==> trial 2: inputs <==
// can_node
module can_node (
    input  wire        clk,
    input  wire        rst,
    input  wire        tx_sig,
    output wire        tx_can_tx,
    output wire        tx_rst_n,
    output wire        tx_led,
    output wire [14:0] tx_crc_reg,
    output wire [3:0]  tx_dlc,
    output wire [10:0] tx_id,
    output wire [3:0]  tx_current_state,
    output wire [15:0] tx_bit_counter,
    output wire [63:0] tx_data,
    output wire        tx_send_frame,
    output wire        tx_sending_frame,
    output wire        tx_idle,
    input  wire        rx_can_rx_buf,
    output wire        rx_SOF_detected,
    output wire        rx_receiving_frame,
    output wire        rx_can_rx,
    output wire [10:0] rx_id_rx,
    output wire [3:0]  rx_dlc_rx,
    output wire [63:0] rx_crc_rx,
    output wire [63:0] rx_data_rx,
    output wire [3:0]  rx_current_state,
    output wire [31:0] rx_state_ascii,
    output wire        rx_red,
    output wire        rx_green,
    output wire        rx_blue,
    output wire        rx_debug_led,
    output wire [15:0] rx_bit_counter,
    output wire        rx_frame_valid
);
==> flow/config.mk <==
export PLATFORM = sky130hd
export DESIGN_NAME = can_node
export DESIGN_NICKNAME = can_node
export VERILOG_FILES = /design/flow/design.v
export SDC_FILE = /design/flow/constraint.sdc
export NUM_CORES = 4
export LEC_CHECK = 0
export ABC_AREA = 1
export CAP_MARGIN = 20
export CELL_PAD_IN_SITES_GLOBAL_PLACEMENT = 2
export CORE_MARGIN = 8
export CORE_UTILIZATION = 34
export CTS_CLUSTER_SIZE = 46
export GPL_ROUTABILITY_DRIVEN = 0
export GPL_TIMING_DRIVEN = 0
export MAX_ROUTING_LAYER = met5
export SLEW_MARGIN = 5
==> flow/constraint.sdc <==
create_clock -name core_clock -period 3.36 [get_ports {clk}]
set_input_delay 0.6720 -clock core_clock [delete_from_list [all_inputs] [get_ports {clk}]]
set_output_delay 0.6720 -clock core_clock [all_outputs]
set_load 0.01 [all_outputs]
run.sh (not shown) runs the stock make flow with config.mk's settings and CLKGATE_MAP_FILE=.
==> build 72 (differences from trial 2) <==
- ABC_AREA: 1 -> default
- CELL_PAD_IN_SITES_GLOBAL_PLACEMENT: 2 -> default
- CORE_MARGIN: 8 -> 2
- CORE_UTILIZATION: 34 -> 68
- CTS_CLUSTER_DIAMETER: default -> 51
- CTS_CLUSTER_SIZE: 46 -> 33
- GPL_ROUTABILITY_DRIVEN: 0 -> default
- GPL_TIMING_DRIVEN: 0 -> default
- MAX_ROUTING_LAYER: met5 -> default
- SETUP_SLACK_MARGIN: default -> 1.15
- SLEW_MARGIN: 5 -> 20
- TNS_END_PERCENT: default -> 5
==> flow/constraint.sdc (replaced) <==
create_clock -name core_clock -period 4.14 [get_ports {clk}]
set_input_delay 0.8280 -clock core_clock [delete_from_list [all_inputs] [get_ports {clk}]]
set_output_delay 0.8280 -clock core_clock [all_outputs]
set_load 0.01 [all_outputs]
==> build 31 (differences from trial 2) <==
- CELL_PAD_IN_SITES_GLOBAL_PLACEMENT: 2 -> default
- CORE_MARGIN: 8 -> 2
- CORE_UTILIZATION: 34 -> 65
- CTS_CLUSTER_SIZE: 46 -> 22
- GPL_ROUTABILITY_DRIVEN: 0 -> default
- GPL_TIMING_DRIVEN: 0 -> default
- MAX_ROUTING_LAYER: met5 -> default
- SLEW_MARGIN: 5 -> 20
==> flow/constraint.sdc (replaced) <==
create_clock -name core_clock -period 2.45 [get_ports {clk}]
set_input_delay 0.4900 -clock core_clock [delete_from_list [all_inputs] [get_ports {clk}]]
set_output_delay 0.4900 -clock core_clock [all_outputs]
set_load 0.01 [all_outputs]
==> flow_metrics.py <==
# Physical implementation metrics
metrics = {
    "cells_and_area": {
        "fillers": 4581,
        "nNonClkBuffers": 550,
    },
    "cts": {
        "clk_pin_slew_ps": 60,
    },
    "placed_design": {
        "place_inst": 3285,
    },
    "status": {
        "status": "finished with violations",
        "so_faults": "setup timing",
    },
    "setup_path": {
        "path_depth": 30,
        "cp-start-kind": "flop",
    },
    "power_and_ir_drop": {
        "seq-power_w": 0.00275,
        "pwr-share-clk": 0.316,
    },
    "timing": {
        "layout_setup_ws_ps": -499,
        "fmax_mhz": 259,
        "setup_viol": 72,
        "relSlewSlack": 0.325,
    },
    "route": {
        "drt-wirelength-per-cell_um": 18.0,
        "topRoutingLayerUsed": "met4",
    },
    "synth": {
        "yosys_area_mm2": 0.0150,
        "mux_share": 0,
    },
    "grt": {
        "overflow": 0,
    },
}
Source of the figures above: trial 2

==> flow_metrics.py <==
# Generated from Yosys and OpenROAD reports
metrics = {
    "synth": {
        "async_reset_ff_frac": 0,
        "syn_area_mm2": 0.0150,
        "compound_area_frac": 0.105,
        "mux_share": 0,
        "yosys_area_mm2": 0.0150,
    },
    "status": {
        "stop_stage": "5_1_grt",
        "status": "did not finish",
        "tool.error": "[ERROR GRT-0116] Global routing finished with congestion. Check the congestion regions in the DRC Viewer.",
    },
    "placed_design": {
        "place_inst": 3121,
    },
    "cts": {
        "cts.sinks": 224,
        "cts_made_buffers": 25,
    },
    "grt": {
        "overflow": 12,
        "grt_usage": 0.738,
    },
    "floorplan": {
        "dieArea_mm2": 0.0242,
    },
}
Source of the figures above: build 31

==> flow_metrics.py <==
# Generated from Yosys and OpenROAD reports
metrics = {
    "synth": {
        "top_cell_area_share": 0.328,
        "yosys_area_mm2": 0.0137,
        "mux_share": 0.0305,
        "avgSynthCellArea_um2": 7.62,
    },
    "floorplan": {
        "core_area_mm2": 0.0196,
    },
    "status": {
        "tool.error": "[ERROR GRT-0232] Routing congestion too high. Check the congestion heatmap in the GUI.",
        "status": "did not finish",
        "stop_stage": "5_1_grt",
    },
    "cts": {
        "post-cts-setup-buffers": 16,
    },
    "grt": {
        "overflow": 5,
    },
    "placed_design": {
        "gp_congestion": 0.968,
    },
}
Source of the figures above: build 72


========
==> job 2886: inputs <==
Starting RTL as in the previous note.
clock: 3.2 ns
lec_check: 0
cap_margin: 20
core_margin: 2
core_utilization: 69
cts_cluster_diameter: 337
cts_cluster_size: 95
place_density: 0.36
slew_margin: 20
tns_end_percent: 10
==> job 5761 (differences from job 2886) <==
Settings changed: ABC_AREA set to 0, CORE_ASPECT_RATIO set to 0.86, CORE_MARGIN 2 to 10, CORE_UTILIZATION 69 to 40, CTS_CLUSTER_DIAMETER 337 to not set, CTS_CLUSTER_SIZE 95 to 28, GPL_ROUTABILITY_DRIVEN set to 0, GPL_TIMING_DRIVEN set to 0, HOLD_SLACK_MARGIN set to 0.01, MAX_ROUTING_LAYER set to met4, MIN_ROUTING_LAYER set to met2, PLACE_DENSITY 0.36 to not set, SETUP_SLACK_MARGIN set to 1.87, TNS_END_PERCENT 10 to 20.
==> flow/constraint.sdc (replaced) <==
create_clock -name core_clock -period 7.02 [get_ports {clk}]
set_input_delay 1.4040 -clock core_clock [delete_from_list [all_inputs] [get_ports {clk}]]
set_output_delay 1.4040 -clock core_clock [all_outputs]
set_load 0.01 [all_outputs]
==> job 7249 (differences from job 2886) <==
Settings changed: CORE_UTILIZATION 69 to 40, CTS_CLUSTER_DIAMETER 337 to not set, CTS_CLUSTER_SIZE 95 to not set, GPL_TIMING_DRIVEN set to 0, MAX_ROUTING_LAYER set to met4, MIN_ROUTING_LAYER set to met2, PLACE_DENSITY 0.36 to not set, SLEW_MARGIN 20 to 10, TNS_END_PERCENT 10 to not set.
==> flow/constraint.sdc (replaced) <==
create_clock -name core_clock -period 8.11 [get_ports {clk}]
set_input_delay 1.6220 -clock core_clock [delete_from_list [all_inputs] [get_ports {clk}]]
set_output_delay 1.6220 -clock core_clock [all_outputs]
set_load 0.01 [all_outputs]
==> notes <==
Against job 5761, the wire length of job 7249 is lower by 7.4%. In job 7249 the design area is lower than in job 5761, by 1.1%. Of job 5761 and job 7249, job 5761 has the higher setup slack (gap 0.42 ns). Final cell count is about the same in job 7249 and job 5761. Total power: job 7249 is lower than job 5761 (12%). Between job 7249 and job 5761, the lower count of clock-buffer cells in the layout is in job 5761 (gap 4). Non-clock buffer count: job 7249 is lower than job 5761 (8). Job 7249 produced a clean layout. Job 5761 completed and failed the layout checks on design-rule violations. Job 2886 died in global routing (5_1_grt) with GRT-0232. Between job 7249 and job 5761, the lower first-iteration DRC count is in job 7249 (gap about 20%, measured against job 5761). Critical path depth: job 7249 is higher than job 5761 (7). Against job 5761, the register-to-register slack of job 7249 is lower by 0.42 ns.

========
==> inputs of 01-22 <==
can_node again, from the RTL that the note above started with.
clock: 7.02 ns
lec_check: 0
abc_area: 1
cap_margin: 20
core_aspect_ratio: 0.86
core_margin: 2
core_utilization: 40
cts_cluster_size: 28
gpl_timing_driven: 1
hold_slack_margin: 0.01
max_routing_layer: met4
min_routing_layer: met2
setup_slack_margin: 1.87
slew_margin: 30
==> inputs of 12-09, as changes to 01-22 <==
Settings changed: ABC_AREA 1 to 0, CELL_PAD_IN_SITES_GLOBAL_PLACEMENT set to 0, CORE_ASPECT_RATIO 0.86 to not set, CORE_UTILIZATION 40 to 70, CTS_CLUSTER_SIZE 28 to not set, GPL_TIMING_DRIVEN 1 to not set, HOLD_SLACK_MARGIN 0.01 to not set, MIN_ROUTING_LAYER met2 to not set, PLACE_DENSITY_LB_ADDON set to 0.28, SETUP_SLACK_MARGIN 1.87 to not set.
==> flow/constraint.sdc (replaced) <==
create_clock -name core_clock -period 4.36 [get_ports {clk}]
set_input_delay 0.8720 -clock core_clock [delete_from_list [all_inputs] [get_ports {clk}]]
set_output_delay 0.8720 -clock core_clock [all_outputs]
set_load 0.01 [all_outputs]
==> inputs of 09-06, as changes to 01-22 <==
Settings changed: CORE_MARGIN 2 to 10, GPL_ROUTABILITY_DRIVEN set to 0.
==> inputs of 11-20, as changes to 01-22 <==
Settings changed: CORE_ASPECT_RATIO 0.86 to not set, CORE_UTILIZATION 40 to 72, CTS_CLUSTER_DIAMETER set to 44, CTS_CLUSTER_SIZE 28 to 22, GPL_TIMING_DRIVEN 1 to not set, HOLD_SLACK_MARGIN 0.01 to not set, MAX_ROUTING_LAYER met4 to not set, MIN_ROUTING_LAYER met2 to not set, PLACE_DENSITY set to 0.35, SETUP_SLACK_MARGIN 1.87 to not set, SLEW_MARGIN 30 to 20.
==> flow/constraint.sdc (replaced) <==
create_clock -name core_clock -period 2.45 [get_ports {clk}]
set_input_delay 0.4900 -clock core_clock [delete_from_list [all_inputs] [get_ports {clk}]]
set_output_delay 0.4900 -clock core_clock [all_outputs]
set_load 0.01 [all_outputs]
==> out/results.ini <==
[cts]
cts_setup_buffers = 0
cts_sinks = 224
cts-root-buf = clkbuf_16

[setup_path]
path_delay_family = simple AND/OR/NAND/NOR gates
path_buffers = 3

[cells_and_area]
n_clock_buffer = 32
final-comb-area_um2 = 8530

[detailed_routing]
first_pass_iters = 15
routed-wl-met2_mm = 26.8
finalWirelength_mm = 55.3
wirelength_met1_um = 0
diodes = 0

[logic_synthesis]
ys_sh_mux_pct = 0

[run_status]
status = complete, no violations

[final_timing]
setup_slack_ns = 2.30

[die]
initCoreUtil_pct = 40.7

[end of results for 01-22]
==> out/results.ini <==
[die]
dieHeight_um = 148
initCoreUtil_pct = 73.7

[run_status]
status = aborted with a tool error
error = [ERROR DPL-0033] detailed placement checks failed during check placement.
haltStage = 3_5_place_dp

[place]
gp_congestion = 1.13

[logic_synthesis]
ys.flop_type = dfxtp_1
ys_seq_share_pct = 30.0
yosys_register_bits = 224
syn_inst = 2369
synthDistinctLibCells = 65
ys_sh_mux_pct = 0

[end of results for 11-20]
==> out/results.ini <==
[run_status]
status = finished with violations
violations = negative setup slack

[final_timing]
setup_slack_ns = -0.234
finalSetupViolCount = 13

[cells_and_area]
n_clock_buffer = 30
final-comb-area_um2 = 8360

[cts]
cts_sinks = 224
cts-root-buf = clkbuf_16

[detailed_routing]
first_pass_iters = 10
routed-wl-met2_mm = 22.5
finalWirelength_mm = 50.6

[end of results for 12-09]
==> out/results.ini <==
[cts]
cts-root-buf = clkbuf_16
cts_setup_buffers = 0
cts_sinks = 224

[logic_synthesis]
ys_sh_mux_pct = 0

[detailed_routing]
wirelength_met1_um = 0
finalWirelength_mm = 56.6
routed-wl-met2_mm = 26.9

[final_timing]
setup_slack_ns = 2.23

[cells_and_area]
final-comb-area_um2 = 8500

[setup_path]
crit_fanout = 18
path_delay_family = simple AND/OR/NAND/NOR gates

[global_routing]
grt_pass1_vias = 22700

[run_status]
status = complete, no violations

[die]
initCoreUtil_pct = 40.6

[end of results for 09-06]
Power figures rest on the tool's default switching activity, not on a simulated workload.
